`flow/run.sh`:
```
#!/bin/bash
# the make line also repeats each setting of config.mk as NAME=value (left out here)
make -C /OpenROAD-flow-scripts/flow DESIGN_CONFIG=/design/flow/config.mk WORK_HOME=/design/flow/orfs CLKGATE_MAP_FILE= finish
```
`flow/config.mk`:
```
export PLATFORM = sky130hd
export DESIGN_NAME = top
export DESIGN_NICKNAME = top
export VERILOG_FILES = /design/flow/design.v
export SDC_FILE = /design/flow/constraint.sdc
export NUM_CORES = 4
export LEC_CHECK = 0
export CAP_MARGIN = 0
export CELL_PAD_IN_SITES_DETAIL_PLACEMENT = 1
export CELL_PAD_IN_SITES_GLOBAL_PLACEMENT = 1
export CORE_ASPECT_RATIO = 0.74
export CORE_MARGIN = 6
export CORE_UTILIZATION = 40
export CTS_CLUSTER_SIZE = 25
export GPL_TIMING_DRIVEN = 0
export MAX_ROUTING_LAYER = met4
export SLEW_MARGIN = 25
export TNS_END_PERCENT = 65
```
`flow/constraint.sdc`:
```
create_clock -name core_clock -period 17.0 [get_ports {GCLK}]
set_input_delay 3.4000 -clock core_clock [delete_from_list [all_inputs] [get_ports {GCLK}]]
set_output_delay 3.4000 -clock core_clock [all_outputs]
set_load 0.01 [all_outputs]
```
`flow/design.v`:
```
`timescale 1ns / 1ps
module fixed_point_linear #(
    parameter INTEGER_W = 16,
    parameter FRACTIONAL_W = 16,
    parameter VALUE_OG_WIDTH = INTEGER_W + FRACTIONAL_W,
    parameter K_WIDTH = 32,  
    parameter B_WIDTH = INTEGER_W + FRACTIONAL_W,
    parameter VALUE_OUT_WIDTH = INTEGER_W + FRACTIONAL_W,
    parameter MULT_RESULT_WIDTH = VALUE_OG_WIDTH + K_WIDTH
) (
    input  logic clk,
    input  logic rst_n,
    input  logic signed [VALUE_OG_WIDTH-1:0] value_og,
    input  logic signed [K_WIDTH-1:0] k,
    input  logic signed [B_WIDTH-1:0] b,
    input  logic                      valid_i,
    output logic                      ready_o,
    input  logic                      ready_i,
    output logic                      valid_o,
    output logic signed [VALUE_OUT_WIDTH-1:0] value_out
);
    logic signed [VALUE_OG_WIDTH-1:0] value_og_reg;
    logic signed [K_WIDTH-1:0] k_reg;
    logic signed [B_WIDTH-1:0] b_reg;
    logic signed [MULT_RESULT_WIDTH-1:0] multiplication_reg;
    logic signed [MULT_RESULT_WIDTH-1:0] scaled_mult_reg;
    logic signed [VALUE_OUT_WIDTH-1:0] value_out_reg;
    logic valid_stage1, valid_stage2, valid_stage3, valid_stage4;
    logic signed [MULT_RESULT_WIDTH-1:0] multiplication;
    logic signed [MULT_RESULT_WIDTH-1:0] scaled_mult;
    logic signed [MULT_RESULT_WIDTH-1:0] addition;
    logic signed [VALUE_OUT_WIDTH-1:0] max_positive;
    logic signed [VALUE_OUT_WIDTH-1:0] max_negative;
    assign ready_o = ~valid_stage1 || (valid_stage1 && ready_i);
    always_ff @(posedge clk) begin
        if (!rst_n) begin
            value_og_reg <= '0;
            k_reg <= '0;
            b_reg <= '0;
            valid_stage1 <= 1'b0;
        end else begin
            if (ready_o) begin  
                value_og_reg <= value_og;
                k_reg <= k;
                b_reg <= b;
                valid_stage1 <= valid_i;
            end
        end
    end
    always_ff @(posedge clk) begin
        if (!rst_n) begin
            multiplication_reg <= '0;
            valid_stage2 <= 1'b0;
        end else begin
            if (valid_stage1) begin  
                multiplication_reg <= value_og_reg * k_reg;
                valid_stage2 <= valid_stage1;
            end else begin
                valid_stage2 <= 1'b0;
            end
        end
    end
    assign multiplication = multiplication_reg;
    always_ff @(posedge clk) begin
        if (!rst_n) begin
            scaled_mult_reg <= '0;
            valid_stage3 <= 1'b0;
        end else begin
            if (valid_stage2) begin  
                scaled_mult_reg <= multiplication >>> FRACTIONAL_W;  
                valid_stage3 <= valid_stage2;
            end else begin
                valid_stage3 <= 1'b0;
            end
        end
    end
    assign scaled_mult = scaled_mult_reg;
    always_ff @(posedge clk) begin
        if (!rst_n) begin
            value_out_reg <= '0;
            valid_stage4 <= 1'b0;
        end else begin
            if (valid_stage3) begin  
                addition = scaled_mult + {{(MULT_RESULT_WIDTH-B_WIDTH){b_reg[B_WIDTH-1]}}, b_reg};
                max_positive = (1 << (VALUE_OUT_WIDTH-1)) - 1;   
                max_negative = -(1 << (VALUE_OUT_WIDTH-1));      
                if ($signed(addition) > $signed(max_positive)) begin
                    value_out_reg <= max_positive;
                end else if ($signed(addition) < $signed(1'b0)) begin
                    value_out_reg <= 0;
                end else begin
                    value_out_reg <= addition[VALUE_OUT_WIDTH-1:0];
                end
                valid_stage4 <= valid_stage3;
            end else begin
                valid_stage4 <= 1'b0;
            end
        end
    end
    always_ff @(posedge clk) begin
        if (!rst_n) begin
            valid_o <= 1'b0;
            value_out <= '0;
        end else begin
            if (ready_i) begin  
                valid_o <= valid_stage4;
                value_out <= value_out_reg;
            end
        end
    end
endmodule
`timescale 1ns / 1ps
module fifo #(
    parameter DATA_WIDTH = 32,
    parameter DEPTH = 16,
    parameter START_NUMBER = 0
)(
    input  logic clk,
    input  logic reset_n,
    output  logic [DATA_WIDTH-1:0] s_axis_tdata,
    output  logic s_axis_tvalid,
    input logic s_axis_tready,
    input logic [DATA_WIDTH-1:0] m_axis_tdata,
    input logic m_axis_tvalid,
    output  logic m_axis_tready
);
    logic [DATA_WIDTH-1:0] mem [0:DEPTH-1];
    logic [$clog2(DEPTH)-1:0] wr_ptr;
    logic [$clog2(DEPTH)-1:0] rd_ptr;
    logic [$clog2(DEPTH):0] count;
    logic full, empty;
    assign full = (count == DEPTH);
    assign empty = (count == 0);
    assign m_axis_tready = !full;  
    assign s_axis_tvalid = (!empty);
    always_ff @(posedge clk or negedge reset_n) begin
        if (!reset_n) begin
            wr_ptr <= 0;
            rd_ptr <= 0;
            count <= START_NUMBER;
            s_axis_tdata <= 0;
        end else begin
            if (m_axis_tvalid && m_axis_tready) begin
                mem[wr_ptr] <= m_axis_tdata;
                wr_ptr <= (wr_ptr == DEPTH-1) ? 0 : wr_ptr + 1;
            end
            if (s_axis_tvalid && s_axis_tready ) begin
                s_axis_tdata <= mem[rd_ptr];
                rd_ptr <= (rd_ptr == DEPTH-1) ? 0 : rd_ptr + 1;
            end
            case ({m_axis_tvalid && m_axis_tready, s_axis_tvalid && s_axis_tready})
                2'b01: count <= count - 1;   
                2'b10: count <= count + 1;   
                2'b11: count <= count;       
                default: ;                   
            endcase
        end
    end
endmodule
`timescale 1ns / 1ps
module parallel_DAC #(     
    parameter FIFO_DEPTH = 4,
    parameter DATA_WIDTH = 32,
    parameter START_NUMBER = 4       
)(
    input logic      in_clk,
    input logic      in_reset,
    input logic      in_sdo, 
    input logic [DATA_WIDTH-1:0] in_data,
    input logic      valid, 
    output logic      ready,
    output logic     out_sclk,
    output logic     out_ss,
    output logic     out_sdio,
    output logic     out_busy,
    output logic        sel_1_0,
    output logic        sel_1_1,
    output logic        sel_2_0,
    output logic        sel_2_1,
    output logic        AS2_r,
    output logic [15:0] out_data
);
    logic      in_start;
    logic [5:0] timer;
    logic sclk, sclk_buf;
    logic sdio, ss, busy;
    logic [15:0] dout;
    logic [7:0] counter_data;
    logic [3:0] timer_sclk;
    logic [5:0] timer_delay;
    logic [15:0] data;
    logic sclk_pos; assign sclk_pos = ~sclk_buf & sclk;
    logic sclk_neg; assign sclk_neg = ~sclk & sclk_buf;
    logic     data_went;
    assign data [15:0] = in_data[15:0];
    assign out_sdio = sdio;
    assign out_sclk = sclk;
    assign out_ss = ss;
    assign out_busy = busy;
    logic [2:0] sel_r;
    logic block;
    always_ff @(posedge in_clk or negedge in_reset) begin
        if(!in_reset) begin
            timer_sclk <= 4'd0;
        end else begin
            timer_sclk <= (in_start && (timer_sclk < 4'd5)) ? 
                         timer_sclk + 1 : 4'd0;
        end
    end
    always_ff @(posedge in_clk or negedge in_reset) begin
        if(!in_reset) begin
            in_start <= 'd0;
        end else if (valid && ready ) begin
            in_start <= 1'b1;
        end else if (timer_delay == 6'd30 )
            in_start <= 'd0;
    end
    always_ff @(posedge in_clk or negedge in_reset) begin
        if(!in_reset) begin
            out_data <= 'd0;
        end else if (in_start) begin
            if (timer_delay == 6'd29) begin
                out_data <= data;
            end 
        end
    end
    always_ff @(posedge in_clk or negedge in_reset) begin
        if(!in_reset) begin
            sclk <= 1'b1;
        end else begin
            if(in_start) begin
                if(timer_sclk == 4'd4 && counter_data != 8'd16) 
                    sclk <= ~sclk;
                else if(counter_data == 8'd16) 
                    sclk <= 1'b1;
            end else begin
                sclk <= 1'b1;
            end
        end
    end
    always_ff @(posedge in_clk or negedge in_reset) begin
        if(!in_reset) begin
            sclk_buf <= 1'b1;
        end else begin
            sclk_buf <= sclk;
        end
    end
    always_ff @(posedge in_clk or negedge in_reset) begin
        if(!in_reset) begin
            counter_data <= 8'd0;
        end else begin
            if(in_start) begin
                if(sclk_pos && (counter_data < 8'd16)) 
                    counter_data <= counter_data + 1;
                else if( !in_start)
                    counter_data <= 8'd0;
            end else begin
                counter_data <= 8'd0;
            end
        end
    end
    always_ff @(posedge in_clk or negedge in_reset) begin
        if(!in_reset) begin
            dout <= 16'd0;
            block <= 0;
        end else begin
            if(in_start && !block) begin
                if(counter_data == 8'd0) begin
                    dout <= in_data[31:16];
                end else if((counter_data > 0) && (counter_data < 16) && sclk_neg) begin
                    dout <= {dout[14:0], 1'b0};
                end else if(counter_data == 16)
                 block <= 1'b1;   
            end else if (!in_start) begin
                block <= 1'b0;
            end
        end
    end
        always_comb begin
        if(!in_reset) begin
            ready <= 1'b0;
        end else begin
            if (valid && !in_start) begin
                ready <= 1'b1;
            end else  begin
                ready <= 1'b0;
            end
        end
    end
    always_ff @(posedge in_clk or negedge in_reset) begin
        if(!in_reset) begin
            sdio <= 1'b0;
        end else begin
            sdio <= (in_start) ? dout[15] : 1'b0;
        end
    end
    always_ff @(posedge in_clk or negedge in_reset) begin
        if(!in_reset) begin
            timer_delay <= 6'd0;
        end else begin
            if(in_start) begin
                if((counter_data == 8'd16) && (timer_delay < 6'd30)) 
                    timer_delay <= timer_delay + 1;
                else if(counter_data != 8'd16) 
                    timer_delay <= 6'd0;
            end else begin
                timer_delay <= 6'd0;
            end
        end
    end
    always_ff @(posedge in_clk or negedge in_reset) begin
        if(!in_reset) begin
            ss <= 1'b1;
        end else begin
            ss <= (busy) ? 1'b0 : 1'b1;
        end
    end
    always_ff @(posedge in_clk or negedge in_reset) begin
        if(!in_reset) begin
            busy <= 1'b0;
            data_went <= 1'b0; 
        end else begin
            if( in_start) begin
                busy <= (timer_delay != 6'd30);          
                data_went <= (timer_delay == 6'd29); 
            end else begin
                busy <= 1'b0;
            end
        end
    end
     always_ff @(posedge in_clk) begin
    if (!in_reset) begin
        sel_r <= 'b0;
        AS2_r <= 1'b0;
    end else if (data_went) begin
            sel_r<=sel_r + 1'b1;
       end else if(sel_r == 3'b010) begin
            AS2_r <= 1'b1;
        end else if(sel_r == 3'b100) begin
            sel_r <= 'b0;
            AS2_r <= 1'b0;
        end
end
assign sel_1_0 = (sel_r == 3'b001);
assign sel_1_1 = (sel_r == 3'b010);
assign sel_2_0 = (sel_r == 3'b011);
assign sel_2_1 = (sel_r == 3'b100);
endmodule
`timescale 1ns / 1ps
module top#(       
    parameter FIFO_DEPTH = 16,
    parameter DATA_WIDTH = 32,
    parameter START_NUMBER = 0    
)(
    input  logic        GCLK,
    input  logic        OTG_RESETN,
    input  logic [DATA_WIDTH-1:0] wdatax,
    input  logic [DATA_WIDTH-1:0] wdatay,
    input  logic        validx,
    input  logic        validy,
    input  logic [DATA_WIDTH-1:0] kx_u,
    input  logic [DATA_WIDTH-1:0] bx_u,
    input  logic [DATA_WIDTH-1:0] kx_c,
    input  logic [DATA_WIDTH-1:0] bx_c,
    input  logic [DATA_WIDTH-1:0] ky_u,
    input  logic [DATA_WIDTH-1:0] by_u,
    input  logic [DATA_WIDTH-1:0] ky_c,
    input  logic [DATA_WIDTH-1:0] by_c,
    output logic        sel_1_0,
    output logic        sel_1_1,
    output logic        sel_2_0,
    output logic        sel_2_1,
    output logic        AS2_r,
    output  logic       wready,
    output logic        JB1,
    output logic        JB2,
    output logic        JB3,
    output logic        JB4,
    output logic        JB7,
    output logic        JB8,
    output logic        JB9,
    output logic        JB10,
    output logic        JA1,
    output logic        JA2,
    output logic        JA3,
    output logic        JA4,
    output logic        JA7,
    output logic        JA8,
    output logic        JA9,
    output logic        JA10,
    output logic        JC1_N,
    output logic        JC1_P,
        input logic        JC2_N,
    output logic        JC2_P,
    output logic        JC3_P
);
 assign JC1_P = 1'b0;
 logic [31:0]  in_data;
 logic  in_valid;
 logic in_ready;
    logic                  u_ready;
    logic                  u_valid;
    logic [DATA_WIDTH-1:0] u_data;
    logic                  c_ready;
    logic                  c_valid;
    logic [DATA_WIDTH-1:0] c_data;  
    logic [DATA_WIDTH-1:0] k_u;
    logic [DATA_WIDTH-1:0] b_u;
    logic [DATA_WIDTH-1:0] k_c;
    logic [DATA_WIDTH-1:0] b_c;
    logic [DATA_WIDTH-1:0] wdata;
    logic  wvalid;
    logic  store_valid;
    logic  done; 
always_ff @(posedge GCLK or negedge OTG_RESETN) begin
    if (!OTG_RESETN) begin
        store_valid <= 1'b0;
        done<= 1'b0;
    end else begin
        if (validx && validy) begin
            store_valid <= validy;
            done <= validy;
        end else if (!validx && !validy && u_valid) begin
            done <= store_valid;
            store_valid <=1'b0;
        end
    end
end
always_ff @(posedge GCLK or negedge OTG_RESETN) begin
        if (!OTG_RESETN) begin
        wdata <= '0;
        k_u <= '0;
        b_u <= '0;
        k_c <= '0;
        b_c <= '0;
        wvalid <= 1'b0;
    end else if (validx) begin
        wdata <= wdatax;
        k_u <= kx_u;
        b_u <= bx_u;
        wvalid <= validx;
    end else if (u_valid) begin
        if (store_valid) begin
            wdata <= wdatay;
            k_u <= ky_u;
            b_u <= by_u;
            k_c <= kx_c;
            b_c <= bx_c;
            wvalid <= u_valid;
        end else if (done) begin
            k_c <= ky_c;
            b_c <= by_c;
        end
    end else begin
        wdata <= '0;
        wvalid <= 1'b0;
    end
end
parallel_DAC #(
    .FIFO_DEPTH(FIFO_DEPTH),
    .DATA_WIDTH(DATA_WIDTH),
    .START_NUMBER(START_NUMBER)
)dac_inst (
    .in_clk(GCLK),
    .in_reset(OTG_RESETN),
    .in_sdo(JC2_N), 
    .in_data(in_data),
    .out_sclk(JC2_P),
    .out_ss(JC1_N),
    .out_sdio(JC3_P),
    .out_busy(),
    .AS2_r(AS2_r),
    .valid(in_valid), 
    .sel_1_0(sel_1_0),
    .sel_1_1(sel_1_1),
    .sel_2_0(sel_2_0),
    .sel_2_1(sel_2_1),
    .ready(in_ready),
    .out_data({JA1,JA2,JA3,JA4,JA7,JA8,JA9,JA10,JB1,JB2,JB3,JB4,JB7,JB8,JB9,JB10})
);
    fifo #(
        .DATA_WIDTH(DATA_WIDTH),
        .DEPTH(FIFO_DEPTH)
    ) fifo_inst (
        .clk(GCLK),
        .reset_n(OTG_RESETN),
        .s_axis_tdata(in_data),
        .s_axis_tvalid(in_valid),
        .s_axis_tready(in_ready),
        .m_axis_tdata({wdata[31:16],c_data[31:16]}),
        .m_axis_tvalid(c_valid),
        .m_axis_tready(c_ready)
    );
fixed_point_linear mult_u (
    .clk(GCLK),
    .rst_n(OTG_RESETN),
    .value_og({wdata[15:0],16'b0}),
    .k(k_u),
    .b(b_u),
    .valid_i(wvalid),
    .ready_o(wready),
    .ready_i(u_ready),
    .valid_o(u_valid),
    .value_out(u_data)
);
fixed_point_linear mult_code (
    .clk(GCLK),
    .rst_n(OTG_RESETN),
    .value_og(u_data),
    .k(k_c),
    .b(b_c),
    .valid_i(u_valid),
    .ready_o(u_ready),
    .ready_i(c_ready),
    .valid_o(c_valid),
    .value_out(c_data)
);
endmodule
```
==> qor.yml, run 1 <==
logic_synthesis:
  async_flop_share: 0.212
  ys_sh_aoi: 0.0853
  synth_adder_area_share: 0.351
  syn_area_sq_um: 104000
  ys_seq_frac: 0.303
  ys_ff: 1256
  syn_avg_cell_area_sq_um: 10.1
  synth_cell_types: 93
  fp_nets: 12600
  ys_cells: 10300
  synthTopLogicFamily: "adder cells"
  top_area_cell: "fa_1"
  yosysMostFrequentCell: "fa_1"
  synth_cells: 10300
  ys_area_sq_um: 104000
  synthSimpleGateAreaFrac: 0.135
  ys_sh_mux: 0.0351
  synth-edff-count: 512
  yosys_warnings: 5
  ff_type: "edfxtp_1"
  xor_share: 0.0157
  common_cells: "fa_1 (1570), nand2_1 (1510), inv_1 (1479)"
  yosysTopAreaCellShare: 0.301
  topCellsByArea: "fa_1 (30%), edfxtp_1 (15%), dfxtp_1 (9.2%), dfrtp_1 (6.3%), nand2_1 (5.4%)"
power:
  p_int_mw: 5.98
  comb-power_mw: 2.66
  power_clock_mw: 3.18
  p_switching_mw: 3.39
  ir_drop_uv: 66.1
  seq_cell_power_mw: 3.53
  clkPwrFrac: 0.339
  leakagePower_nw: 50.9
  p_per_area_nw_per_um2: 79.3
  netSwitchingFraction: 0.362
  pwr-share-comb: 0.284
  power_leader: "registers"
  pwr-share-seq: 0.377
worst_setup_path:
  path_delay_family: "adder cells"
  slowest_delay_ns: 0.85
  cp-endpoint: "mult_code.multiplication_reg[54]$_SDFFE_PN0P_"
  cp_max_fo: 10
  arrival_ns: 11.56
  required_ns: 17.67
  r2r_cells: 27
  r2r_end: "mult_code.multiplication_reg[54]$_SDFFE_PN0P_"
  crit_top_cell: "fa_1"
  criticalPathCategory: "flip-flop to flip-flop"
  r2r-start: "mult_code.value_og_reg[9]$_SDFFE_PN0P_"
  path_buffers: 6
  critPathLaunch: "mult_code.value_og_reg[9]$_SDFFE_PN0P_"
  critPathSlowestCell: "clkbuf_1"
  cp.depth: 27
  cp-start-kind: "flip-flop"
  cp-end-kind: "flip-flop"
  r2r_slack_ns: 6.11
grt:
  grt_usage: 0.313
  grt_pass1_wl_microns: 606000
  grt_max_degree: 90
  antenna_found_initial: 51
  grt_overflow: 0
  grt_pass1_vias: 85100
final_layout:
  final_area_sq_um: 118000
  fillCellCount: 28800
  syn_to_final_growth_pct: 13.2
  fin_nets: 13200
  instances_no_fill: 14400
run_status:
  status: "finished clean"
cts:
  clk_latency_ns: 0.86
  post_cts_buffers: 0
  cts_root_buffer: "clkbuf_16"
  cts_resized: 0
  hold_buffers: 0
  cts_buffers: 144
  clockBufferDepth: 4
  htreeDepth: 4
  clkTransAtPathRegs_ns: 0.06
  tritoncts: "built"
  cts_sinks: 1256
final_timing:
  fin_crit_sh: 0.641
  layout_setup_ws_ns: 6.11
  grt_setup_unrepaired: "false"
  post-route-min-period_ns: 10.89
  timing.fmax_mhz: 91.8
  worst_slew_pin_slew_ns: 1.23
  setup_viol: 0
  finClkSkew_ns: 0.0926
  final_max_slew_viol_count: 0
  hold_violations: 0
  slew_headroom: 0.180
route:
  viasPerCell: 5.52
  drcViolationCount: 0
  post_drt_wl_per_cell_microns: 29.2
  drtAntennaViolNets: 0
  drtIter0Drc: 7391
  vias: 79500
  wirelength_microns: 420000
  firstDrtPassIters: 5
place:
  post-place-ws_ns: 6.38
  io_buffers: 348
  dp_hpwl_microns: 346000
  routabilityCongestion: 0.974
  placed_cells: 14100
  placed_area_sq_um: 113000
die:
  die.size.y_microns: 451
  coreArea_sq_um: 258000
  rows: 160
  die_w_microns: 606
  chip_area_sq_um: 274000
  ios: 351
  fp_util: 0.404
worst_hold_path:
  hold_depth: 1
  min_to: "dac_inst.ss$_DFF_PN1_"
  min_from: "dac_inst.busy$_DFF_PN0_"
  hold_class: "flip-flop to flip-flop"
run:
  warnings: 44
  drv_cap: 0
==> cell type report <==
class / instances / area (sq um) / share of cell area
diodes: 29 / 72.6 / 0.000614
well taps: 3402 / 4260 / 0.0360
plain buffers: 591 / 2350 / 0.0199
inverters: 1482 / 5560 / 0.0471
clock inverters: 51 / 596 / 0.00504
flip-flops and latches: 1256 / 31600 / 0.267
repair buffers: 410 / 4590 / 0.0388
clock buffers: 199 / 4020 / 0.0340
multi-input cells: 6982 / 65100 / 0.551
==> per-layer routing <==
layer | vias to the layer above | wire [microns] | track usage
met1 | 42100 | 185000 | 0.443
met3 | 458 | 37800 | 0.0654
met2 | 2924 | 182000 | 0.454
li1 | 34000 | - | -
met5 | - | 0 | -
met4 | 0 | 15100 | 0.0948
==> metrics by stage <==
step / power, mW / setup TNS, ns / hold WS (ns) / util
floorplan: 4.85 / 0 / 0.337 / -
global placement: 6.12 / -1816.45 / 0.348 / 0.434
detailed placement: 6.19 / 0 / 0.344 / 0.439
CTS: 9.38 / 0 / 0.352 / 0.457
global route: 9.72 / 0 / 0.386 / 0.457
finish: 9.37 / 0 / 0.352 / 0.458
==> run 2, diff against run 1 <==
Settings changed: ABC_AREA set to 1, CAP_MARGIN 0 to 5, CELL_PAD_IN_SITES_DETAIL_PLACEMENT 1 to unset, CELL_PAD_IN_SITES_GLOBAL_PLACEMENT 1 to unset, CORE_ASPECT_RATIO 0.74 to unset, CORE_MARGIN 6 to 2, CORE_UTILIZATION 40 to 72, CTS_CLUSTER_SIZE 25 to 78, GPL_TIMING_DRIVEN 0 to unset, MAX_ROUTING_LAYER met4 to unset, SLEW_MARGIN 25 to 20, TNS_END_PERCENT 65 to unset.
Clock period 17.0 ns to 5.6 ns, I/O delays scaled along.
==> run 2 against run 1 <==
Against the previous run: the flow now stops in 5_1_grt; synthesized cell count rose by 25%; synthesized area rose by 5.2%; die area fell by 43%.
==> qor.yml, run 2 <==
run_status:
  stop_stage: "5_1_grt"
  status: "did not finish"
  error_line: "[ERROR GRT-0232] Routing congestion too high. Check the congestion heatmap in the GUI."
grt:
  grt_usage: 0.672
  grt_overflow: 8
logic_synthesis:
  common_cells: "inv_1 (2784), nand2_1 (2731), fa_1 (1570)"
  top_area_cell: "fa_1"
  yosysMostFrequentCell: "inv_1"
  syn_avg_cell_area_sq_um: 8.50  # -16%
  synth-edff-count: 512  # unchanged
  ys_cells: 12900  # +25%
  fp_nets: 15200  # +21%
  yosysTopAreaCellShare: 0.286  # -0.0150
  synthTopLogicFamily: "adder cells"
  ys_sh_aoi: 0.0930  # +0.00775
  yosys_warnings: 5  # unchanged
  ys_sh_mux: 0.000820  # -0.0343
  ys_area_sq_um: 110000  # +5.2%
  async_flop_share: 0.212  # unchanged
  topCellsByArea: "fa_1 (29%), edfxtp_1 (14%), inv_1 (9.5%), nand2_1 (9.3%), dfxtp_1 (8.7%)"
  synth_adder_area_share: 0.333  # -0.0175
  ff_type: "edfxtp_1"
  synthSimpleGateAreaFrac: 0.156  # +0.0202
  synth_cells: 12900  # +25%
  ys_ff: 1256  # unchanged
  xor_share: 0.0106  # -0.00507
  ys_seq_frac: 0.288  # -0.0151
  synth_cell_types: 65  # -30%
  syn_area_sq_um: 110000  # +5.2%
cts:
  hold_buffers: 0  # unchanged
  cts_buffers: 134  # -6.9%
  cts_sinks: 1256  # unchanged
  htreeDepth: 4  # unchanged
  cts_root_buffer: "clkbuf_16"
  clockBufferDepth: 3  # -1
place:
  dp_hpwl_microns: 293000  # -15%
  placed_area_sq_um: 123000  # +8.3%
  routabilityCongestion: 1.03  # +6.2%
  placed_cells: 15600  # +10%
  io_buffers: 348  # unchanged
die:
  die.size.y_microns: 395  # -13%
  die_w_microns: 395  # -35%
  ios: 351  # unchanged
  rows: 143  # -11%
  chip_area_sq_um: 156000  # -43%
  fp_util: 0.724  # +0.320
  coreArea_sq_um: 152000  # -41%
## run 2: what timing repair did
| action | in CTS |
|---|---|
| pin swaps | 276 |
| endpoints found under the setup margin | 83 |
| gates cloned | 19 |
| resized | 564 |
| buffers inserted | 107 |
## run 2: per-stage QoR
| stage | total power [mW] | setup slack, ns | utilization |
|---|---|---|---|
| after floorplan | 14.1 | -1.26 | - |
| after global placement | 16.9 | -1.82 | 0.809 |
| after detailed placement | 17.2 | -1.96 | 0.809 |
| after CTS | 27.2 | -1.50 | 0.862 |
## run 2: layer usage
metal | global-route usage | GRT overflow
met3 | 0.452 | 3
met5 | 0.209 | 0
met4 | 0.682 | 4
met1 | 0.654 | 0
met2 | 0.902 | 1
==> run 3, diff against run 2 <==
Settings changed: ABC_AREA 1 to 0, CAP_MARGIN 5 to 30, CORE_ASPECT_RATIO set to 1.3, CORE_MARGIN 2 to 8, CORE_UTILIZATION 72 to 36, CTS_CLUSTER_SIZE 78 to 38, GPL_ROUTABILITY_DRIVEN set to 0, PLACE_DENSITY_LB_ADDON set to 0.01, SETUP_SLACK_MARGIN set to 0.35, SLEW_MARGIN 20 to 25, TNS_END_PERCENT set to 5.
Clock period 5.6 ns to 10.0 ns, I/O delays scaled along.
==> run 3 against run 2 <==
Against the previous run: now clean on timing, DRC and antenna; synthesized area decreased by 5.0%; die area increased by 98%; synthesized cell count decreased by 20%.
==> qor.yml, run 3 <==
worst_setup_path:
  arrival_ns: 9.67
  cp-endpoint: "mult_code.multiplication_reg[60]$_SDFFE_PN0P_"
  cp.depth: 27
  r2r_slack_ns: 0.99
  path_delay_family: "adder cells"
  criticalPathCategory: "flip-flop to flip-flop"
  r2r_end: "mult_code.multiplication_reg[60]$_SDFFE_PN0P_"
  r2r-start: "mult_code.value_og_reg[7]$_SDFFE_PN0P_"
  cp-end-kind: "flip-flop"
  required_ns: 10.66
  r2r_cells: 27
  path_buffers: 5
  critPathSlowestCell: "dfxtp_1"
  cp-start-kind: "flip-flop"
  critPathLaunch: "mult_code.value_og_reg[7]$_SDFFE_PN0P_"
  crit_top_cell: "fa_1"
  slowest_delay_ns: 0.80
  cp_max_fo: 21
logic_synthesis:
  xor_share: 0.0157  # +0.00507
  ys_cells: 10300  # -20%
  yosysMostFrequentCell: "fa_1"
  synthSimpleGateAreaFrac: 0.135  # -0.0202
  async_flop_share: 0.212  # unchanged
  synth_cell_types: 93  # +43%
  ys_sh_mux: 0.0351  # +0.0343
  syn_avg_cell_area_sq_um: 10.1  # +19%
  syn_area_sq_um: 104000  # -5.0%
  synth_cells: 10300  # -20%
  top_area_cell: "fa_1"
  synth-edff-count: 512  # unchanged
  ff_type: "edfxtp_1"
  ys_sh_aoi: 0.0853  # -0.00775
  fp_nets: 12600  # -17%
  ys_seq_frac: 0.303  # +0.0151
  topCellsByArea: "fa_1 (30%), edfxtp_1 (15%), dfxtp_1 (9.2%), dfrtp_1 (6.3%), nand2_1 (5.4%)"
  common_cells: "fa_1 (1570), nand2_1 (1510), inv_1 (1479)"
  ys_ff: 1256  # unchanged
  yosys_warnings: 5  # unchanged
  synthTopLogicFamily: "adder cells"
  synth_adder_area_share: 0.351  # +0.0175
  yosysTopAreaCellShare: 0.301  # +0.0150
  ys_area_sq_um: 104000  # -5.0%
final_timing:
  finClkSkew_ns: 0.0853
  slew_headroom: 0.298
  layout_setup_ws_ns: 0.992
  grt_setup_unrepaired: "false"
  fin_tns_setup_ns: 0
  setup_viol: 0
  fin_crit_sh: 0.901
  final_max_slew_viol_count: 0
  post-route-min-period_ns: 9.01
  worst_slew_pin_slew_ns: 1.05
  hold_violations: 0
  timing.fmax_mhz: 111
power:
  ir_drop_uv: 155
  pwr-share-comb: 0.240
  netSwitchingFraction: 0.326
  pwr-share-seq: 0.398
  power_clock_mw: 5.51
  clkPwrFrac: 0.362
  seq_cell_power_mw: 6.06
  p_int_mw: 10.3
  power_leader: "registers"
  p_per_area_nw_per_um2: 130
  p_switching_mw: 4.96
  leakagePower_nw: 50.7
  comb-power_mw: 3.65
worst_hold_path:
  hold_class: "flip-flop to flip-flop"
  hold_depth: 1
  min_to: "dac_inst.ss$_DFF_PN1_"
  min_from: "dac_inst.busy$_DFF_PN0_"
cts:
  cts_root_buffer: "clkbuf_16"
  hold_buffers: 0  # unchanged
  htreeDepth: 4  # unchanged
  tritoncts: "built"
  clkTransAtPathRegs_ns: 0.06
  clockBufferDepth: 4  # +1
  clk_latency_ns: 0.84
  cts_buffers: 155  # +16%
  cts_sinks: 1256  # unchanged
route:
  firstDrtPassIters: 5
  wirelength_microns: 332000
  viasPerCell: 5.04
  drtIter0Drc: 3931
  vias: 72600
  drcViolationCount: 0
  post_drt_wl_per_cell_microns: 23.0
  drtAntennaViolNets: 0
final_layout:
  final_core_util: 0.406
  syn_to_final_growth_pct: 12.2
  fin_nets: 12700
  instances_no_fill: 14400
run_status:
  status: "finished clean"
place:
  placed_cells: 14100  # -9.5%
  post-place-ws_ns: 0.811  # +2.77 ns
  dp_hpwl_microns: 244000  # -17%
  io_buffers: 348  # unchanged
run:
  drv_cap: 0
  warnings: 48
die:
  ios: 351  # unchanged
  coreArea_sq_um: 289000  # +90%
  die.size.y_microns: 630  # +60%
  chip_area_sq_um: 308000  # +98%
  fp_util: 0.361  # -0.363
  die_w_microns: 488  # +24%
  rows: 225  # +57%
grt:
  grt_usage: 0.213
  grt_pass1_wl_microns: 503000
  antenna_found_initial: 13
  grt_overflow: 0
  grt_pass1_vias: 78300
  grt_max_degree: 117
## run 3: layout make-up
type                       instances  area (sq um)
timing repair buffer             542          5090
clock buffer                     220          4440
multi-input combinational       6982         65100
fill                           28700        172000
antenna                            2          5.00
sequential                      1256         31600
tap                             3859          4830
clock inverter                    50           440
inverter                        1482          5570
## run 3: repair_timing
action | 4_1_cts | 5_1_grt
setup buffers | 0 | 0
endpoints found under the setup margin | 0 | 1
resized | 0 | 1
## run 3: routing by layer
| layer | part of all wire | GRT usage | routed length (microns) |
|---|---|---|---|
| met5 | 0 | 0 | 0 |
| met3 | 0.042 | 0.0270 | 13800 |
| met2 | 0.51 | 0.382 | 168000 |
| met4 | 0.022 | 0.0433 | 7270 |
| met1 | 0.43 | 0.277 | 143000 |
## run 3: metrics by stage
step,hold slack (ns),instance area (sq um),total power [mW]
detailed placement,0.340,112000,9.87
CTS,0.349,117000,15.5
floorplan,0.337,104000,8.25
global placement,0.340,112000,9.82
global route,0.359,117000,16.1
finish,0.348,117000,15.2
==> run 4, diff against run 3 <==
Settings changed: ABC_AREA 0 to unset, CAP_MARGIN 30 to 5, CORE_ASPECT_RATIO 1.3 to unset, CORE_MARGIN 8 to 2, CORE_UTILIZATION 36 to 71, CTS_CLUSTER_DIAMETER set to 267, CTS_CLUSTER_SIZE 38 to 10, GPL_ROUTABILITY_DRIVEN 0 to unset, MIN_ROUTING_LAYER set to met1, PLACE_DENSITY set to 0.65, PLACE_DENSITY_LB_ADDON 0.01 to unset, SETUP_SLACK_MARGIN 0.35 to 1.69, SLEW_MARGIN 25 to 5, TNS_END_PERCENT 5 to unset.
Clock period 10.0 ns to 9.9 ns, I/O delays scaled along.
==> run 4 against run 3 <==
Against the previous run: sequential power rose by 1%; critical path depth fell by 3; die area fell by 51%; synthesized cell count did not move; non-clock buffer count rose by 25; synthesized area did not move; routed wire length fell by 15%; hold slack improved by 0.019 ns; highest routed layer is now met5; cell count fell by 14%; still clean.
==> qor.yml, run 4 <==
logic_synthesis:
  synth-edff-count: 512  # unchanged
  ys_ff: 1256  # unchanged
  yosysMostFrequentCell: "fa_1"
  yosys_warnings: 5  # unchanged
  ys_cells: 10300  # unchanged
  synth_cells: 10300  # unchanged
  top_area_cell: "fa_1"
  synth_cell_types: 93  # unchanged
  syn_avg_cell_area_sq_um: 10.1  # unchanged
  synthTopLogicFamily: "adder cells"
  syn_area_sq_um: 104000  # unchanged
  synthSimpleGateAreaFrac: 0.135  # unchanged
  ys_seq_frac: 0.303  # unchanged
  ff_type: "edfxtp_1"
  xor_share: 0.0157  # unchanged
  ys_sh_mux: 0.0351  # unchanged
  ys_sh_aoi: 0.0853  # unchanged
  common_cells: "fa_1 (1570), nand2_1 (1510), inv_1 (1479)"
  ys_area_sq_um: 104000  # unchanged
  fp_nets: 12600  # unchanged
  yosysTopAreaCellShare: 0.301  # unchanged
  synth_adder_area_share: 0.351  # unchanged
  async_flop_share: 0.212  # unchanged
  topCellsByArea: "fa_1 (30%), edfxtp_1 (15%), dfxtp_1 (9.2%), dfrtp_1 (6.3%), nand2_1 (5.4%)"
die:
  die_w_microns: 387  # -21%
  die.size.y_microns: 387  # -38%
  coreArea_sq_um: 146000  # -50%
  rows: 140  # -38%
  chip_area_sq_um: 150000  # -51%
  ios: 351  # unchanged
  fp_util: 0.716  # +0.355
cts:
  cts_root_buffer: "clkbuf_16"
  hold_buffers: 0  # unchanged
  clockBufferDepth: 3  # -1
  tritoncts: "built"
  cts_buffers: 143  # -7.7%
  htreeDepth: 4  # unchanged
  cts_sinks: 1256  # unchanged
  clk_latency_ns: 0.81  # -0.03 ns
  clkTransAtPathRegs_ns: 0.07  # about the same
run:
  drv_cap: 0  # unchanged
  warnings: 53  # +10%
power:
  clkPwrFrac: 0.336  # -0.026
  seq_cell_power_mw: 6.12  # +1%
  p_switching_mw: 4.92  # -0.80%
  pwr-share-comb: 0.249  # +0.009
  power_leader: "registers"
  pwr-share-seq: 0.414  # +0.016
  leakagePower_nw: 50.4  # -0.48%
  netSwitchingFraction: 0.333  # +0.00718
  p_int_mw: 9.85  # -4.0%
  comb-power_mw: 3.68  # about the same
  ir_drop_uv: 204  # +32%
  p_per_area_nw_per_um2: 129  # -0.85%
  power_clock_mw: 4.97  # -9.8%
  fin_total_pwr_mw: 14.8  # -2.9%
route:
  routed-wl-met3_microns: 28000  # +100%
  top_layer: "met5"
  firstDrtPassIters: 6  # +1
  drtIter0Drc: 7416  # +89%
  route.met2.wl_microns: 135000  # -20%
  met1_length_microns: 106000  # -26%
  vias: 76100  # +4.8%
  viasPerCell: 6.11  # +21%
  drcViolationCount: 0  # unchanged
  drtAntennaViolNets: 0  # unchanged
  post_drt_wl_per_cell_microns: 22.7  # -1.3%
  wirelength_microns: 283000  # -15%
worst_setup_path:
  cp-endpoint: "mult_code.multiplication_reg[54]$_SDFFE_PN0P_"
  arrival_ns: 8.72  # -0.95 ns
  cp-end-kind: "flip-flop"
  critPathLaunch: "mult_code.value_og_reg[4]$_SDFFE_PN0P_"
  cp_cell_sequence: "buf_4 -> nand2_1 -> fa_1 -> inv_1 -> fa_1 -> fa_1 -> fa_1 -> fa_1 -> fa_1 -> fa_1 -> fa_1 -> ha_2 -> a21o_1 -> a21oi_1 -> nor2_1 -> a21oi_2 -> and3b_2 -> a211oi_4 -> buf_4 -> a211oi_4 -> o21ai_2 -> and2_1 -> or3_1 -> a32o_1"
  path_buffers: 3  # -2
  cp-start-kind: "flip-flop"
  path_delay_family: "adder cells"
  critPathSlowestCell: "dfxtp_2"
  slowest_delay_ns: 0.64  # -0.16 ns
  r2r_slack_ns: 1.84  # +0.85 ns
  r2r_cells: 24  # -11%
  crit_top_cell: "fa_1"
  required_ns: 10.56  # -0.10 ns
  criticalPathCategory: "flip-flop to flip-flop"
  cp.depth: 24  # -11%
  cp_max_fo: 19  # -9.5%
  r2r_end: "mult_code.multiplication_reg[54]$_SDFFE_PN0P_"
  r2r-start: "mult_code.value_og_reg[4]$_SDFFE_PN0P_"
grt:
  grt_pass1_wl_microns: 445000  # -12%
  grt_usage: 0.383  # +0.170
  grt_pass1_vias: 80400  # +2.6%
  grt_overflow: 0  # unchanged
  antenna_found_initial: 7  # -6
  grt_max_degree: 166  # +42%
place:
  routabilityCongestion: 0.930
  placed_area_sq_um: 110000  # -2.2%
  dp_hpwl_microns: 204000  # -16%
  io_buffers: 348  # unchanged
  placed_cells: 12200  # -14%
worst_hold_path:
  hold_depth: 1  # unchanged
  min_to: "dac_inst.ss$_DFF_PN1_"
  min_from: "dac_inst.busy$_DFF_PN0_"
  hold_class: "flip-flop to flip-flop"
final_timing:
  post-route-min-period_ns: 8.06  # -0.953 ns
  timing.hold.ws_ns: 0.367  # +0.0188 ns
  slew_headroom: 0.201  # -0.0970
  final_max_slew_viol_count: 0  # unchanged
  setup_viol: 0  # unchanged
  hold_violations: 0  # unchanged
  finClkSkew_ns: 0.0709  # -0.0144 ns
  grt_setup_unrepaired: "false"
  worst_slew_pin_slew_ns: 1.20  # +0.145 ns
  fin_tns_setup_ns: 0  # unchanged
  fin_crit_sh: 0.814  # -0.0871
  timing.fmax_mhz: 124  # +12%
final_layout:
  syn_to_final_growth_pct: 9.84
  fillCellCount: 9456  # -67%
  instances_no_fill: 12400  # -14%
  regArea_sq_um: 31800  # +0.41%
  fin_nets: 12700  # +0.11%
  logic_area_sq_um: 65300  # +0.24%
  final_area_sq_um: 115000  # -2.1%
run_status:
  status: "finished clean"
-- run 4: area by class of cell --
cell class	count	area share
clock inverters	16	0.00398
diodes	3	0.0000655
repair buffers	567	0.0460
inverters	1482	0.0487
repair inverters	1	0.0000655
flip-flops and latches	1256	0.277
well taps	1917	0.0209
clock buffers	225	0.0339
multi-input cells	6982	0.569
-- run 4: metal layers --
layer	track usage	vias to the layer above
met5	0	-
met4	0.166	8
met3	0.0711	813
met2	0.623	4032
met1	0.510	38200
li1	-	33100
-- run 4: stage by stage --
stage          worst slack [ns]  utilization
2_1_floorplan              2.10            -
3_3_place_gp               1.02        0.753
3_5_place_dp              0.978        0.753
4_1_cts                    1.64        0.784
5_1_grt                    1.68        0.787
6_report                   1.84        0.787
-- run 4: repair_timing --
item	CTS	global route
buffers inserted	6	20
setup endpoints to repair	19	24
endpoints found under the hold margin	0	0
pin swaps	0	8
gates cloned	0	1
gates resized	56	95
==> run 5, diff against run 4 <==
Settings changed: CAP_MARGIN 5 to 15, CORE_UTILIZATION 71 to 72, CTS_CLUSTER_DIAMETER 267 to 232, CTS_CLUSTER_SIZE 10 to unset, MIN_ROUTING_LAYER met1 to unset, PLACE_DENSITY 0.65 to 0.36, SETUP_SLACK_MARGIN 1.69 to unset, SLEW_MARGIN 5 to 20.
Clock period 9.9 ns to 5.57 ns, I/O delays scaled along.
==> run 5 against run 4 <==
Against the previous run: the layout now fails its checks (negative setup slack); synthesized cell count did not move; clock-buffer cell count fell by 44; register-to-register slack got worse by 4.2 ns; final area rose by 7.7%; critical endpoint unchanged.
==> qor.yml, run 5 <==
final_timing:
  post-route-min-period_ns: 7.92  # -0.138 ns
  fin_crit_sh: 1.42  # +0.608
  timing.fmax_mhz: 126  # +1.7%
  slew_headroom: 0.261  # +0.0601
  finClkSkew_ns: 0.0736  # +0.00270 ns
  final_max_slew_viol_count: 0  # unchanged
  grt_setup_unrepaired: "true"
  hold_violations: 0  # unchanged
  worst_slew_pin_slew_ns: 1.11  # -0.0901 ns
  layout_setup_ws_ns: -2.35  # -4.19 ns
  setup_viol: 83  # +83
power:
  fin_total_pwr_mw: 28.2  # +91%
  pwr-share-seq: 0.379  # -0.035
  seq_cell_power_mw: 10.7  # +75%
  p_per_area_nw_per_um2: 229  # +78%
  p_int_mw: 18.6  # +89%
  ir_drop_uv: 272  # +33%
  pwr-share-comb: 0.288  # +0.039
  netSwitchingFraction: 0.341  # +0.00811
  power_clock_mw: 9.42  # +90%
  p_switching_mw: 9.64  # +96%
  comb-power_mw: 8.12  # +120%
  clkPwrFrac: 0.334  # -0.002
  leakagePower_nw: 54.9  # +8.9%
  power_leader: "registers"
worst_setup_path:
  r2r_end: "mult_code.multiplication_reg[54]$_SDFFE_PN0P_"
  critPathLaunch: "mult_code.k_reg[4]$_SDFFE_PN0P_"
  required_ns: 6.20  # -4.36 ns
  r2r-start: "mult_code.k_reg[4]$_SDFFE_PN0P_"
  cp.depth: 25  # +4.2%
  cp-endpoint: "mult_code.multiplication_reg[54]$_SDFFE_PN0P_"
  r2r_slack_ns: -2.35  # -4.19 ns
  criticalPathCategory: "flip-flop to flip-flop"
  cp-start-kind: "flip-flop"
  path_buffers: 4  # +1
  crit_top_cell: "fa_1"
  r2r_cells: 25  # +4.2%
  cp_max_fo: 9  # -10
  slowest_delay_ns: 0.65  # about the same
  arrival_ns: 8.54  # -0.18 ns
  critPathSlowestCell: "fa_2"
  cp-end-kind: "flip-flop"
  path_delay_family: "adder cells"
logic_synthesis:
  ys_cells: 10300  # unchanged
  synthSimpleGateAreaFrac: 0.135  # unchanged
  async_flop_share: 0.212  # unchanged
  synthTopLogicFamily: "adder cells"
  topCellsByArea: "fa_1 (30%), edfxtp_1 (15%), dfxtp_1 (9.2%), dfrtp_1 (6.3%), nand2_1 (5.4%)"
  synth_cells: 10300  # unchanged
  yosys_warnings: 5  # unchanged
  fp_nets: 12600  # unchanged
  top_area_cell: "fa_1"
  ys_seq_frac: 0.303  # unchanged
  yosysTopAreaCellShare: 0.301  # unchanged
  xor_share: 0.0157  # unchanged
  syn_avg_cell_area_sq_um: 10.1  # unchanged
  synth_adder_area_share: 0.351  # unchanged
  yosysMostFrequentCell: "fa_1"
  synth_cell_types: 93  # unchanged
  common_cells: "fa_1 (1570), nand2_1 (1510), inv_1 (1479)"
  ff_type: "edfxtp_1"
  syn_area_sq_um: 104000  # unchanged
  ys_area_sq_um: 104000  # unchanged
  ys_sh_aoi: 0.0853  # unchanged
  ys_sh_mux: 0.0351  # unchanged
  synth-edff-count: 512  # unchanged
  ys_ff: 1256  # unchanged
final_layout:
  fillCellCount: 7312  # -23%
  syn_to_final_growth_pct: 18.3
  fin_nets: 13400  # +5.4%
grt:
  grt_pass1_vias: 86300  # +7.5%
  grt_usage: 0.422  # +0.0391
  grt_pass1_wl_microns: 477000  # +7.2%
  antenna_found_initial: 8  # +1
  grt_max_degree: 166  # unchanged
  grt_overflow: 0  # unchanged
place:
  routabilityCongestion: 0.960  # +3.2%
  dp_hpwl_microns: 222000  # +8.7%
  post-place-ws_ns: -2.50  # -3.48 ns
  io_buffers: 348  # unchanged
route:
  wirelength_microns: 313000  # +11%
  drcViolationCount: 0  # unchanged
  firstDrtPassIters: 8  # +2
  post_drt_wl_per_cell_microns: 23.8  # +4.8%
  viasPerCell: 6.20  # +1.5%
  drtAntennaViolNets: 0  # unchanged
  vias: 81500  # +7.1%
  drtIter0Drc: 8671  # +17%
run:
  drv_cap: 0  # unchanged
  warnings: 61  # +15%
cts:
  htreeDepth: 4  # unchanged
  clockBufferDepth: 3  # unchanged
  cts_sinks: 1256  # unchanged
  tritoncts: "built"
  clkTransAtPathRegs_ns: 0.06  # about the same
  cts_buffers: 132  # -7.7%
  clk_latency_ns: 0.86  # +0.05 ns
  cts_root_buffer: "clkbuf_16"
  hold_buffers: 0  # unchanged
die:
  ios: 351  # unchanged
  die.size.y_microns: 385  # -0.69%
  fp_util: 0.726  # +0.00951
  coreArea_sq_um: 144000  # -1.3%
  rows: 139  # -0.71%
  chip_area_sq_um: 148000  # -1.4%
  die_w_microns: 385  # -0.69%
run_status:
  status: "finished with violations"
  check.faults: "negative setup slack"
worst_hold_path:
  hold_class: "input pin to asynchronous set/reset pin"
==> run 5: per-stage QoR <==
| step | hold WS (ns) | cells | cell area (sq um) | TNS (ns) | utilization |
|---|---|---|---|---|---|
| 2_1_floorplan | 0.337 | 10300 | 105000 | -55.08 | - |
| 3_3_place_gp | 0.344 | 12800 | 116000 | -105.50 | 0.806 |
| 3_5_place_dp | 0.344 | 12800 | 116000 | -112.11 | 0.806 |
| 4_1_cts | 0.196 | 13100 | 122000 | -108.84 | 0.851 |
| 5_1_grt | 0.211 | 13100 | 123000 | -126.97 | 0.858 |
| 6_report | 0.218 | 13100 | 123000 | -113.86 | 0.858 |
==> run 5: area by class of cell <==
class / count / area, sq um / share of cell area
antenna: 3 / 7.51 / 0.0000608
clock buffer: 181 / 3810 / 0.0309
clock inverter: 64 / 911 / 0.00738
inverter: 1482 / 5590 / 0.0452
multi-input combinational: 6982 / 67200 / 0.544
sequential: 1256 / 31700 / 0.257
tap: 1903 / 2380 / 0.0193
timing repair buffer: 1266 / 11800 / 0.0960
==> run 5: what timing repair did <==
item | 4_1_cts | 5_1_grt
endpoints found under the setup margin | 83 | 85
pin swaps | 147 | 221
gates cloned | 5 | 1
gates resized | 245 | 227
setup buffers | 81 | 48
==> run 5: layer usage <==
| metal | part of all wire | wire length (microns) | global-route usage |
|---|---|---|---|
| met5 | 0.000089 | 28 | 0 |
| met4 | 0.064 | 20000 | 0.221 |
| met3 | 0.11 | 34600 | 0.0850 |
| met2 | 0.47 | 148000 | 0.684 |
| met1 | 0.35 | 111000 | 0.544 |
==> run 6, diff against run 5 <==
Settings changed: CAP_MARGIN 15 to 35, CORE_UTILIZATION 72 to 65, CTS_CLUSTER_DIAMETER 232 to 267, CTS_CLUSTER_SIZE set to 10, MIN_ROUTING_LAYER set to met1, PLACE_DENSITY 0.36 to unset, PLACE_DENSITY_LB_ADDON set to 0.15, SETUP_SLACK_MARGIN set to 1.69, SLEW_MARGIN 20 to 5.
Clock period 5.57 ns to 9.9 ns, I/O delays scaled along.
==> run 6 against run 5 <==
Against the previous run: first-iteration DRC count down 25%; sequential share of layout area grew 1.8 points; cell count fell by 3.8%; now clean on timing, DRC and antenna; critical path depth unchanged; global-route usage down 7.6 points.
==> qor.yml, run 6 <==
worst_hold_path:
  min_to: "dac_inst.ss$_DFF_PN1_"
  hold_depth: 1
  hold_class: "flip-flop to flip-flop"
  min_from: "dac_inst.busy$_DFF_PN0_"
cts:
  clkTransAtPathRegs_ns: 0.06  # about the same
  hold_buffers: 0  # unchanged
  clockBufferDepth: 3  # unchanged
  htreeDepth: 4  # unchanged
  cts_root_buffer: "clkbuf_16"
  clk_latency_ns: 0.82  # -0.04 ns
  tritoncts: "built"
  cts_buffers: 143  # +8.3%
  cts_sinks: 1256  # unchanged
final_timing:
  worst_slew_pin_slew_ns: 0.986  # -0.122 ns
  hold_violations: 0  # unchanged
  fin_tns_setup_ns: 0  # +113.86 ns
  setup_viol: 0  # -100%
  grt_setup_unrepaired: "true"
  finClkSkew_ns: 0.0835  # +0.00987 ns
  post-route-min-period_ns: 8.09  # +0.177 ns
  layout_setup_ws_ns: 1.81  # +4.15 ns
  timing.fmax_mhz: 124  # -2.2%
  fin_crit_sh: 0.818  # -0.604
  final_max_slew_viol_count: 0  # unchanged
  slew_headroom: 0.342  # +0.0806
logic_synthesis:
  common_cells: "fa_1 (1570), nand2_1 (1510), inv_1 (1479)"
  synth_adder_area_share: 0.351  # unchanged
  syn_avg_cell_area_sq_um: 10.1  # unchanged
  synth_cells: 10300  # unchanged
  yosysTopAreaCellShare: 0.301  # unchanged
  ys_ff: 1256  # unchanged
  synthSimpleGateAreaFrac: 0.135  # unchanged
  ff_type: "edfxtp_1"
  yosys_warnings: 5  # unchanged
  synth-edff-count: 512  # unchanged
  ys_area_sq_um: 104000  # unchanged
  top_area_cell: "fa_1"
  ys_sh_mux: 0.0351  # unchanged
  ys_cells: 10300  # unchanged
  synthTopLogicFamily: "adder cells"
  ys_sh_aoi: 0.0853  # unchanged
  syn_area_sq_um: 104000  # unchanged
  synth_cell_types: 93  # unchanged
  ys_seq_frac: 0.303  # unchanged
  xor_share: 0.0157  # unchanged
  fp_nets: 12600  # unchanged
  async_flop_share: 0.212  # unchanged
  yosysMostFrequentCell: "fa_1"
  topCellsByArea: "fa_1 (30%), edfxtp_1 (15%), dfxtp_1 (9.2%), dfrtp_1 (6.3%), nand2_1 (5.4%)"
route:
  post_drt_wl_per_cell_microns: 22.0  # -7.7%
  firstDrtPassIters: 6  # -2
  wirelength_microns: 278000  # -11%
  drcViolationCount: 0  # unchanged
  drtIter0Drc: 6467  # -25%
  vias: 75300  # -7.6%
  drtAntennaViolNets: 0  # unchanged
  viasPerCell: 5.96  # -3.9%
power:
  leakagePower_nw: 50.6  # -7.9%
  pwr-share-comb: 0.248  # -0.040
  netSwitchingFraction: 0.330  # -0.0112
  ir_drop_uv: 162  # -40%
  pwr-share-seq: 0.413  # +0.034
  p_per_area_nw_per_um2: 128  # -44%
  comb-power_mw: 3.66  # -55%
  fin_total_pwr_mw: 14.8  # -48%
  seq_cell_power_mw: 6.11  # -43%
  power_leader: "registers"
  p_int_mw: 9.89  # -47%
  clkPwrFrac: 0.339  # +0.005
  power_clock_mw: 5.00  # -47%
  p_switching_mw: 4.88  # -49%
grt:
  grt_usage: 0.346  # -0.0760
  grt_pass1_wl_microns: 439000  # -8.1%
  antenna_found_initial: 3  # -5
  grt_pass1_vias: 79100  # -8.4%
  grt_overflow: 0  # unchanged
  grt_max_degree: 127  # -23%
worst_setup_path:
  path_delay_family: "adder cells"
  cp-start-kind: "flip-flop"
  cp-endpoint: "mult_code.multiplication_reg[60]$_SDFFE_PN0P_"
  r2r_slack_ns: 1.81  # +4.15 ns
  slowest_delay_ns: 0.62  # -0.03 ns
  r2r-start: "mult_code.value_og_reg[16]$_SDFFE_PN0P_"
  required_ns: 10.58  # +4.38 ns
  criticalPathCategory: "flip-flop to flip-flop"
  r2r_cells: 25  # unchanged
  cp.depth: 25  # unchanged
  path_buffers: 3  # -1
  cp_max_fo: 32  # +23
  cp-end-kind: "flip-flop"
  critPathSlowestCell: "fa_1"
  critPathLaunch: "mult_code.value_og_reg[16]$_SDFFE_PN0P_"
  crit_top_cell: "fa_1"
  arrival_ns: 8.77  # +0.23 ns
  r2r_end: "mult_code.multiplication_reg[60]$_SDFFE_PN0P_"
final_layout:
  fin_nets: 12800  # -5.0%
  syn_to_final_growth_pct: 10.4
  final_core_util: 0.721  # -0.138
run:
  warnings: 54  # -11%
  drv_cap: 0  # unchanged
die:
  coreArea_sq_um: 160000  # +11%
  ios: 351  # unchanged
  rows: 147  # +5.8%
  chip_area_sq_um: 164000  # +11%
  die_w_microns: 405  # +5.2%
  die.size.y_microns: 405  # +5.2%
  fp_util: 0.652  # -0.0734
place:
  dp_hpwl_microns: 201000  # -9.5%
  io_buffers: 348  # unchanged
  routabilityCongestion: 0.912  # -4.9%
  post-place-ws_ns: 1.02  # +3.52 ns
run_status:
  status: "finished clean"
## run 6: per-stage QoR
step / hold WS (ns) / instance area (sq um) / instances
finish: 0.373 / 115000 / 12600
floorplan: 0.337 / 104000 / 10300
CTS: 0.380 / 115000 / 12600
global placement: 0.360 / 110000 / 12300
detailed placement: 0.367 / 110000 / 12300
global route: 0.383 / 115000 / 12600
## run 6: routing by layer
metal	up-vias	wire length [microns]	track usage
met1	37900	107000	0.462
met4	6	12100	0.135
met2	3561	133000	0.568
met5	-	40	0
li1	33100	-	-
met3	701	25200	0.0616
## run 6: timing repair
item                                    CTS  global route
cloned                                    0             0
gates resized                            47           107
endpoints found under the setup margin   21            21
buffers inserted                          6            32
pin swaps                                 1            23
## run 6: cell type report
| class | instances | area [sq um] |
|---|---|---|
| tap | 2086 | 2610 |
| timing repair buffer | 583 | 5660 |
| fill | 11600 | 44700 |
| inverter | 1482 | 5590 |
| antenna | 1 | 2.50 |
| clock inverter | 16 | 457 |
| clock buffer | 233 | 3920 |
| sequential | 1256 | 31800 |
| multi-input combinational | 6982 | 65300 |
==> run 7, diff against run 6 <==
Settings changed: CAP_MARGIN 35 to 20, CELL_PAD_IN_SITES_GLOBAL_PLACEMENT set to 3, CORE_UTILIZATION 65 to 39, CTS_CLUSTER_DIAMETER 267 to unset, CTS_CLUSTER_SIZE 10 to unset, GPL_TIMING_DRIVEN set to 1, MIN_ROUTING_LAYER met1 to unset, PLACE_DENSITY_LB_ADDON 0.15 to 0.01, SETUP_SLACK_MARGIN 1.69 to 2.62, TNS_END_PERCENT set to 35.
Clock period 9.9 ns to 14.2 ns, I/O delays scaled along.
==> run 7 against run 6 <==
Against the previous run: clock power is 23% lower; first-iteration DRC count down 35%; global-route usage decreased by 10 points; still clean; worst setup slack gained 2.3 ns.
==> qor.yml, run 7 <==
run_status:
  status: "finished clean"
worst_setup_path:
  critPathLaunch: "mult_code.k_reg[2]$_SDFFE_PN0P_"
  crit_top_cell: "fa_1"
  criticalPathCategory: "flip-flop to flip-flop"
  cp_max_fo: 17  # -47%
  r2r-start: "mult_code.k_reg[2]$_SDFFE_PN0P_"
  r2r_end: "mult_code.multiplication_reg[60]$_SDFFE_PN0P_"
  cp-end-kind: "flip-flop"
  r2r_slack_ns: 4.12  # +2.31 ns
  cp-endpoint: "mult_code.multiplication_reg[60]$_SDFFE_PN0P_"
  critPathSlowestCell: "fa_1"
  arrival_ns: 10.71  # +1.94 ns
  r2r_cells: 27  # +8.0%
  slowest_delay_ns: 0.96  # +0.34 ns
  path_delay_family: "adder cells"
  required_ns: 14.83  # +4.25 ns
  cp.depth: 27  # +8.0%
  path_buffers: 7  # +4
  cp-start-kind: "flip-flop"
route:
  drtAntennaViolNets: 0  # unchanged
  viasPerCell: 5.18  # -13%
  wirelength_microns: 327000  # +17%
  post_drt_wl_per_cell_microns: 23.3  # +5.7%
  vias: 72800  # -3.4%
  drtIter0Drc: 4205  # -35%
  firstDrtPassIters: 6  # unchanged
  drcViolationCount: 0  # unchanged
logic_synthesis:
  synth_adder_area_share: 0.351  # unchanged
  xor_share: 0.0157  # unchanged
  ys_seq_frac: 0.303  # unchanged
  synth_cells: 10300  # unchanged
  ff_type: "edfxtp_1"
  ys_sh_aoi: 0.0853  # unchanged
  common_cells: "fa_1 (1570), nand2_1 (1510), inv_1 (1479)"
  yosys_warnings: 5  # unchanged
  synth_cell_types: 93  # unchanged
  synthTopLogicFamily: "adder cells"
  ys_ff: 1256  # unchanged
  fp_nets: 12600  # unchanged
  ys_sh_mux: 0.0351  # unchanged
  syn_area_sq_um: 104000  # unchanged
  synth-edff-count: 512  # unchanged
  yosysTopAreaCellShare: 0.301  # unchanged
  async_flop_share: 0.212  # unchanged
  ys_area_sq_um: 104000  # unchanged
  synthSimpleGateAreaFrac: 0.135  # unchanged
  yosysMostFrequentCell: "fa_1"
  topCellsByArea: "fa_1 (30%), edfxtp_1 (15%), dfxtp_1 (9.2%), dfrtp_1 (6.3%), nand2_1 (5.4%)"
  ys_cells: 10300  # unchanged
  syn_avg_cell_area_sq_um: 10.1  # unchanged
  top_area_cell: "fa_1"
die:
  ios: 351  # unchanged
  rows: 189  # +29%
  die.size.y_microns: 521  # +29%
  fp_util: 0.393  # -0.260
  chip_area_sq_um: 272000  # +66%
  die_w_microns: 521  # +29%
  coreArea_sq_um: 266000  # +66%
final_layout:
  syn_to_final_growth_pct: 11.5
  final_core_util: 0.438  # -0.282
  final_area_sq_um: 116000  # +0.99%
  fin_nets: 12700  # -0.42%
grt:
  grt_usage: 0.243  # -0.104
  grt_pass1_vias: 78300  # -0.93%
  grt_pass1_wl_microns: 499000  # +14%
  grt_overflow: 0  # unchanged
  grt_max_degree: 136  # +7.1%
  antenna_found_initial: 14  # +11
power:
  netSwitchingFraction: 0.331  # +0.000538
  p_int_mw: 7.22  # -27%
  p_switching_mw: 3.57  # -27%
  pwr-share-seq: 0.391  # -0.022
  ir_drop_uv: 101  # -38%
  leakagePower_nw: 50.5  # -0.15%
  power_leader: "registers"
  pwr-share-comb: 0.251  # +0.003
  seq_cell_power_mw: 4.21  # -31%
  clkPwrFrac: 0.359  # +0.020
  power_clock_mw: 3.87  # -23%
  comb-power_mw: 2.70  # -26%
  p_per_area_nw_per_um2: 92.7  # -28%
final_timing:
  grt_setup_unrepaired: "false"
  hold_violations: 0  # unchanged
  final_max_slew_viol_count: 0  # unchanged
  setup_viol: 0  # unchanged
  timing.hold.ws_ns: 0.376  # +0.00346 ns
  post-route-min-period_ns: 10.08  # +1.99 ns
  slew_headroom: 0.265  # -0.0771
  timing.fmax_mhz: 99.2  # -20%
  finClkSkew_ns: 0.123  # +0.0391 ns
  fin_crit_sh: 0.710  # -0.107
  fin_tns_setup_ns: 0  # unchanged
  worst_slew_pin_slew_ns: 1.10  # +0.115 ns
run:
  warnings: 50  # -7.4%
  drv_cap: 0  # unchanged
cts:
  tritoncts: "built"
  clk_latency_ns: 0.87  # +0.05 ns
  post_cts_buffers: 0  # -6
  cts_resized: 0  # -100%
  htreeDepth: 4  # unchanged
  clockBufferDepth: 4  # +1
  cts_buffers: 156  # +9.1%
  clkTransAtPathRegs_ns: 0.06  # about the same
  cts_root_buffer: "clkbuf_16"
  hold_buffers: 0  # unchanged
  cts_sinks: 1256  # unchanged
worst_hold_path:
  min_to: "dac_inst.ss$_DFF_PN1_"
  hold_class: "flip-flop to flip-flop"
  min_from: "dac_inst.busy$_DFF_PN0_"
  hold_depth: 1  # unchanged
place:
  io_buffers: 348  # unchanged
  placed_area_sq_um: 112000  # +1.3%
  dp_hpwl_microns: 233000  # +16%
  routabilityCongestion: 0.834  # -8.6%
-- run 7: metrics by stage --
step	power (mW)	setup WS, ns	instances
final	10.8	4.12	14000
after global routing	11.3	3.57	14000
after CTS	10.9	4.06	14000
after detailed placement	7.02	4.15	13800
after global placement	6.99	4.27	13800
after floorplan	5.81	6.40	10300
-- run 7: cell type report --
class                   instances  area [sq um]
repair buffers                517          4770
well taps                    3533          4420
diodes                          1          2.50
flip-flops and latches       1256         31600
multi-input cells            6982         65100
inverters                    1482          5570
clock inverters                54           498
fillers                     25700        149000
clock buffers                 220          4410
-- run 7: routing by layer --
layer  up-vias  track usage  routed length (microns)
li1      33000            -                        -
met1     37700        0.318                   140000
met2      1608        0.431                   165000
met3       413       0.0235                    12700
met4         4       0.0574                     8460
met5         -            0                       13
==> run 8, diff against run 7 <==
Settings changed: ABC_AREA set to 1, CELL_PAD_IN_SITES_GLOBAL_PLACEMENT 3 to unset, CORE_UTILIZATION 39 to 72, CTS_CLUSTER_SIZE set to 40, GPL_TIMING_DRIVEN 1 to unset, PLACE_DENSITY set to 0.71, PLACE_DENSITY_LB_ADDON 0.01 to unset, SETUP_SLACK_MARGIN 2.62 to unset, SLEW_MARGIN 5 to 20, TNS_END_PERCENT 35 to unset.
Clock period 14.2 ns to 5.29 ns, I/O delays scaled along.
==> run 8 against run 7 <==
Against the previous run: the run now fails in 5_1_grt; synthesized cell count rose by 25%; die area decreased by 43%; synthesized area grew 5.2%.
==> qor.yml, run 8 <==
die:
  chip_area_sq_um: 156000  # -43%
  die_w_microns: 395  # -24%
  fp_util: 0.724  # +0.331
  die.size.y_microns: 395  # -24%
  rows: 143  # -24%
  ios: 351  # unchanged
  coreArea_sq_um: 152000  # -43%
grt:
  grt_usage: 0.735
  grt_overflow: 278
logic_synthesis:
  ys_cells: 12900  # +25%
  ff_type: "edfxtp_1"
  common_cells: "inv_1 (2784), nand2_1 (2731), fa_1 (1570)"
  ys_sh_mux: 0.000820  # -0.0343
  yosys_warnings: 5  # unchanged
  ys_sh_aoi: 0.0930  # +0.00775
  syn_avg_cell_area_sq_um: 8.50  # -16%
  synth_cells: 12900  # +25%
  ys_area_sq_um: 110000  # +5.2%
  synth_adder_area_share: 0.333  # -0.0175
  top_area_cell: "fa_1"
  synth-edff-count: 512  # unchanged
  ys_ff: 1256  # unchanged
  synthSimpleGateAreaFrac: 0.156  # +0.0202
  topCellsByArea: "fa_1 (29%), edfxtp_1 (14%), inv_1 (9.5%), nand2_1 (9.3%), dfxtp_1 (8.7%)"
  async_flop_share: 0.212  # unchanged
  syn_area_sq_um: 110000  # +5.2%
  synth_cell_types: 65  # -30%
  yosysMostFrequentCell: "inv_1"
  xor_share: 0.0106  # -0.00507
  fp_nets: 15200  # +21%
  synthTopLogicFamily: "adder cells"
  ys_seq_frac: 0.288  # -0.0151
  yosysTopAreaCellShare: 0.286  # -0.0150
cts:
  hold_buffers: 0  # unchanged
  cts_sinks: 1256  # unchanged
  htreeDepth: 4  # unchanged
  clockBufferDepth: 3  # -1
  cts_buffers: 133  # -15%
  cts_root_buffer: "clkbuf_16"
place:
  routabilityCongestion: 1.05  # +26%
  dp_hpwl_microns: 287000  # +23%
  placed_cells: 15600  # +13%
  io_buffers: 348  # unchanged
run_status:
  stop_stage: "5_1_grt"
  error_line: "[ERROR GRT-0116] Global routing finished with congestion. Check the congestion regions in the DRC Viewer."
  status: "did not finish"
## run 8: what timing repair did
item,in CTS
setup endpoints to repair,85
cloned,16
buffers inserted,198
pin swaps,441
gates resized,991
## run 8: layer usage
metal | GRT usage | GRT overflow
met3 | 0.550 | 34
met1 | 0.735 | 47
met4 | 0.692 | 81
met2 | 0.938 | 115
met5 | 0.308 | 1
## run 8: through the flow
step	cell area (sq um)	setup slack (ns)	TNS [ns]	hold WS (ns)	util
after global placement	123000	-2.38	-103.35	0.345	0.813
after floorplan	112000	-1.57	-52.01	0.337	-
after detailed placement	123000	-2.42	-111.68	0.374	0.813
after CTS	133000	-2.00	-97.38	0.290	0.880
Power and IR drop assume default switching activity.
